==> inputs of job 6667 <==
==> flow/design.v <==
`timescale 1ns/1ns
module ALU (
    input  logic clk,
    input  logic rst_n,
    input  logic [5:0] alu_op,
    input  logic word,
    input  logic [15:0] a,
    input  logic [15:0] b,
    input  logic cf_in,
    input  logic [4:0] shift_cnt,
    output logic [15:0] result
);
    logic [15:0] a_in, b_in;
    parameter ADD = 6'b000000;
    parameter SUB = 6'b000001;
    parameter CMP = 6'b000010;
    parameter INC = 6'b000011;
    parameter DEC = 6'b000100;
    parameter NEG = 6'b000101;
    parameter AND = 6'b000110;
    parameter OR = 6'b000111;
    parameter XOR = 6'b001000;
    parameter NOT = 6'b001001;
    parameter TEST = 6'b001010;
    parameter SHL = 6'b001011;
    parameter SHR = 6'b001100;
    parameter SAR = 6'b001101;
    parameter ROL = 6'b001110;
    parameter ROR = 6'b001111;
    parameter RCL = 6'b010000;
    parameter RCR = 6'b010001;
    parameter MUL = 6'b010010;
    parameter IMUL = 6'b010011;
    parameter DIV = 6'b010100;
    parameter IDIV = 6'b010101;
    always @(posedge clk or negedge rst_n) begin
        if (!rst_n) begin
            a_in <= 0;
            b_in <= 0;
        end else begin
            case(alu_op)
                ADD: begin
                    result <= a + b;
                end
                SUB: begin
                    result <= a - b;
                end
                CMP: begin
                    result <= a - b;
                end
                INC: begin
                    result <= a + 1;
                end
                DEC: begin
                    result <= a - 1;
                end
                NEG: begin
                    result <= 0 - a;
                end
                AND: begin
                    result <= a & b;
                end
                OR: begin
                    result <= a | b;
                end
                XOR: begin
                    result <= a ^ b;
                end
                NOT: begin
                    result <= ~a;
                end
                TEST: begin
                    result <= a & b;
                end
                SHL: begin
                    result <= a << shift_cnt;
                end
                SHR: begin
                    result <= a >> shift_cnt;
                end
                SAR: begin
                    result <= a >>> shift_cnt;
                end
                ROL: begin
                    result <= {a[15:0], a[15:0]};
                end
                ROR: begin
                    result <= {a[0], a[15:1]};
                end
                RCL: begin
                    result <= {a[15:0], cf_in};
                end
                RCR: begin
                    result <= {cf_in, a[15:0]};
                end
                MUL: begin
                    result <= a * b;    
                end
                IMUL: begin
                    result <= a * b;    
                end
                DIV: begin
                    result <= (b == 16'd0) ? 16'hFFFF : a / b;
                end
                IDIV: begin
                    result <= (b == 16'd0) ? 16'hFFFF : a / b;
                end
            endcase
        end
    end
endmodule
==> flow/run.sh <==
#!/bin/bash
# the make line also repeats each setting of config.mk as NAME=value (left out here)
make -C /OpenROAD-flow-scripts/flow DESIGN_CONFIG=/design/flow/config.mk WORK_HOME=/design/flow/orfs CLKGATE_MAP_FILE= finish
==> flow/config.mk <==
export PLATFORM = sky130hd
export DESIGN_NAME = ALU
export DESIGN_NICKNAME = ALU
export VERILOG_FILES = /design/flow/design.v
export SDC_FILE = /design/flow/constraint.sdc
export NUM_CORES = 4
export LEC_CHECK = 0
export ABC_AREA = 1
export CAP_MARGIN = 40
export CELL_PAD_IN_SITES_DETAIL_PLACEMENT = 2
export CELL_PAD_IN_SITES_GLOBAL_PLACEMENT = 1
export CORE_ASPECT_RATIO = 0.99
export CORE_MARGIN = 2
export CORE_UTILIZATION = 40
export CTS_CLUSTER_DIAMETER = 188
export GPL_TIMING_DRIVEN = 1
export HOLD_SLACK_MARGIN = 0.18
export MAX_ROUTING_LAYER = met4
export MIN_ROUTING_LAYER = met2
export SETUP_SLACK_MARGIN = 5.0
export SLEW_MARGIN = 20
==> flow/constraint.sdc <==
create_clock -name core_clock -period 31.5 [get_ports {clk}]
set_input_delay 6.3000 -clock core_clock [delete_from_list [all_inputs] [get_ports {clk}]]
set_output_delay 6.3000 -clock core_clock [all_outputs]
set_load 0.01 [all_outputs]
==> job 8037 (differences from job 6667) <==
--- a/flow/config.mk
+++ b/flow/config.mk
@@ -10,9 +10,9 @@
 export CELL_PAD_IN_SITES_DETAIL_PLACEMENT = 2
 export CELL_PAD_IN_SITES_GLOBAL_PLACEMENT = 1
-export CORE_ASPECT_RATIO = 0.99
+export CORE_ASPECT_RATIO = 0.57
 export CORE_MARGIN = 2
 export CORE_UTILIZATION = 40
-export CTS_CLUSTER_DIAMETER = 188
-export GPL_TIMING_DRIVEN = 1
+export CTS_CLUSTER_DIAMETER = 400
+export GPL_TIMING_DRIVEN = 0
 export HOLD_SLACK_MARGIN = 0.18
 export MAX_ROUTING_LAYER = met4
==> job 6438 (differences from job 6667) <==
==> flow/config.mk (replaced) <==
export PLATFORM = sky130hd
export DESIGN_NAME = ALU
export DESIGN_NICKNAME = ALU
export VERILOG_FILES = /design/flow/design.v
export SDC_FILE = /design/flow/constraint.sdc
export NUM_CORES = 4
export LEC_CHECK = 0
export CAP_MARGIN = 20
export CORE_MARGIN = 2
export CORE_UTILIZATION = 65
export CTS_CLUSTER_DIAMETER = 98
export SLEW_MARGIN = 20
==> flow/constraint.sdc (replaced) <==
create_clock -name core_clock -period 36.7 [get_ports {clk}]
set_input_delay 7.3400 -clock core_clock [delete_from_list [all_inputs] [get_ports {clk}]]
set_output_delay 7.3400 -clock core_clock [all_outputs]
set_load 0.01 [all_outputs]
==> impl_metrics.json <==
{
  "haltStage": "clock tree synthesis (4_1_cts)",
  "yosys-stat-area_um2": 16000,
  "firstError": "[ERROR DPL-0033] detailed placement checks failed during check placement.",
  "syn_area_um2": 16000,
  "rows": 72,
  "syn_area_per_cell_um2": 6.30,
  "run_status": "stopped before the end",
  "synth_adder_area_share": 0.287,
  "fp.dieW_um": 205
}
(the above is from job 6667)
==> impl_metrics.json <==
{
  "ys_top_logic_family": "adder cells",
  "wl_um": 57400,
  "setup_viol": 0,
  "run_status": "no timing/DRC/antenna violations",
  "fp.dieW_um": 160,
  "maxSlewViolCount": 0,
  "max_slew_margin": 0.241,
  "met3_length_um": 6810,
  "ys_warn_count": 1,
  "grt_pass1_vias": 16600,
  "rows": 57,
  "yosys-stat-area_um2": 15800,
  "syn_area_um2": 15800,
  "syn_area_per_cell_um2": 7.34,
  "crit_top_cell": "ha_1",
  "drt_iter0_drc": 1940,
  "synth_adder_area_share": 0.290,
  "power_w": 0.000582
}
(the above is from job 6438)
==> impl_metrics.json <==
{
  "run_status": "stopped before the end",
  "haltStage": "detailed placement (3_5_place_dp)",
  "firstError": "[ERROR DPL-0033] detailed placement checks failed during check placement.",
  "io_pins": 63,
  "fp_nets": 2914,
  "yosysTopAreaCell": "ha_1",
  "async_flop_share": 0,
  "fp.dieW_um": 269,
  "ys_warn_count": 1,
  "syn_area_um2": 16000,
  "edf_count": 16,
  "synth_adder_area_share": 0.287,
  "yosys-stat-area_um2": 16000,
  "synth-xor-area-share": 0.0573,
  "rows": 55,
  "fp_util": 0.405,
  "syn_area_per_cell_um2": 6.30
}
(the above is from job 8037)
